Design WorkingFinal, start of the top module:
module WorkingFinal(input clk, input reset, input wire[15:0] mem_rdata, output wire[15:0] mem_addr, output wire[15:0] mem_wdata, output wire mem_we, output wire halt);
	wire[15:0] MemOut, IRout, AluOutLo, AluOutHi, ALUInA, ALUInB, ALUInC, PCin, PCout, MemAddr, OutBusB, DMRout, RegWD1;
	wire ccpcwrite, ccirwrite, ccA, ccB, ccw1;
	wire[2:0] ccC, RFinB, curstate;
	wire[3:0] opcodereg, ccaluop;
	wire[15:0] LOout,Bout, RegWD2,OutBusA,OutBusC,Aout,Cout,PCSrcIn1,AluSrcCIn1,AluSrcCIn2,AluSrcCIn3,AluSrcCIn4;
	wire wNZ, wire1, PCwrite1,ccw2,ccpcwritecond,cciord,ccmemread,ccmemwrite,ccpcinit;
	wire[1:0] ccpcsource,ccmemtoreg;
	ctrlckt  cc (clk,reset,IRout[15:12],ccw1,ccw2,ccpcwritecond,ccpcwrite,cciord,ccmemread,ccmemwrite,ccmemtoreg,ccirwrite,ccA,ccB,ccC,ccpcsource,ccaluop,ccpcinit,opcodereg,curstate);
	and(wire1,ccpcwritecond,wNZ);
	or(PCwrite1,wire1,ccpcwrite);
	Register PC (PCin,16'd0,PCout,PCwrite1,ccpcinit,clk);
	Mux2to1 IorD (cciord,PCout,LOout,MemAddr);
	assign mem_addr = MemAddr;
	assign mem_wdata = Bout;
	assign mem_we = ccmemwrite;
	assign MemOut = mem_rdata;
	assign halt = (curstate == 3'b010) && (IRout[15:13] == 3'b111);
  ...
Settings: LEC_CHECK=0, ABC_AREA=0, CAP_MARGIN=10, CELL_PAD_IN_SITES_DETAIL_PLACEMENT=0, CELL_PAD_IN_SITES_GLOBAL_PLACEMENT=1, CORE_MARGIN=3, CORE_UTILIZATION=69, CTS_CLUSTER_SIZE=80, GPL_ROUTABILITY_DRIVEN=0, HOLD_SLACK_MARGIN=0.05, PLACE_DENSITY=0.65, SETUP_SLACK_MARGIN=-1.68, SLEW_MARGIN=10; clock period 66.4 ns.
run.sh (not shown) runs the stock make flow with config.mk's settings and CLKGATE_MAP_FILE=.
The baseline did not get past global placement without I/O (GPL-0301).
==> next run, changes <==
Settings changed: ABC_AREA 0 to 1, CELL_PAD_IN_SITES_GLOBAL_PLACEMENT 1 to 0, CORE_UTILIZATION 69 to 65, PLACE_DENSITY 0.65 to unset, SETUP_SLACK_MARGIN -1.68 to unset.
Clock period 66.4 ns to 25.9 ns, I/O delays scaled along.
- With this change the flow did not get past global routing (GRT-0232)
- die area came out higher by 1.1%
- synthesized cell count came out higher by 11%
- synthesized area came out lower by 4.7%
==> next run, changes <==
Settings changed: CORE_UTILIZATION 65 to 70.
Effect: The new run aborted during global routing, error GRT-0232. Die size fell by 6.9%. Synthesized area stays the same. Synthesized cell count does not change.
==> next run, changes <==
Settings changed: CAP_MARGIN 10 to 20, CELL_PAD_IN_SITES_DETAIL_PLACEMENT 0 to unset, CELL_PAD_IN_SITES_GLOBAL_PLACEMENT 0 to unset, CORE_MARGIN 3 to 2, CORE_UTILIZATION 70 to 72, CTS_CLUSTER_SIZE 80 to unset, GPL_ROUTABILITY_DRIVEN 0 to unset, HOLD_SLACK_MARGIN 0.05 to unset, SLEW_MARGIN 10 to 20.
Clock period 25.9 ns to 36.0 ns, I/O delays scaled along.
After rerunning:
- The new run finished with timing, DRC and antenna clean
- die area shrinks by 4.8%
- area after synthesis does not change
- synthesized cell count is unchanged
==> next run, changes <==
Settings changed: ABC_AREA 1 to unset, CORE_UTILIZATION 72 to 49.
Clock period 36.0 ns to 29.0 ns, I/O delays scaled along.
After rerunning: Hold slack gets worse by 16 ps. Critical path depth drops by 120. Synthesized area climbs by 5.0%. Final area climbs by 9.5%. Maximum frequency climbs by 18%.
==> next run, changes <==
Settings changed: CORE_UTILIZATION 49 to 65, SETUP_SLACK_MARGIN set to 5.0.
Clock period 29.0 ns to 30.0 ns, I/O delays scaled along.
Now the flow died in global routing (GRT-0232).
Die size fell by a quarter to a third.
Area after synthesis stays the same.
Synthesized cell count is unchanged.
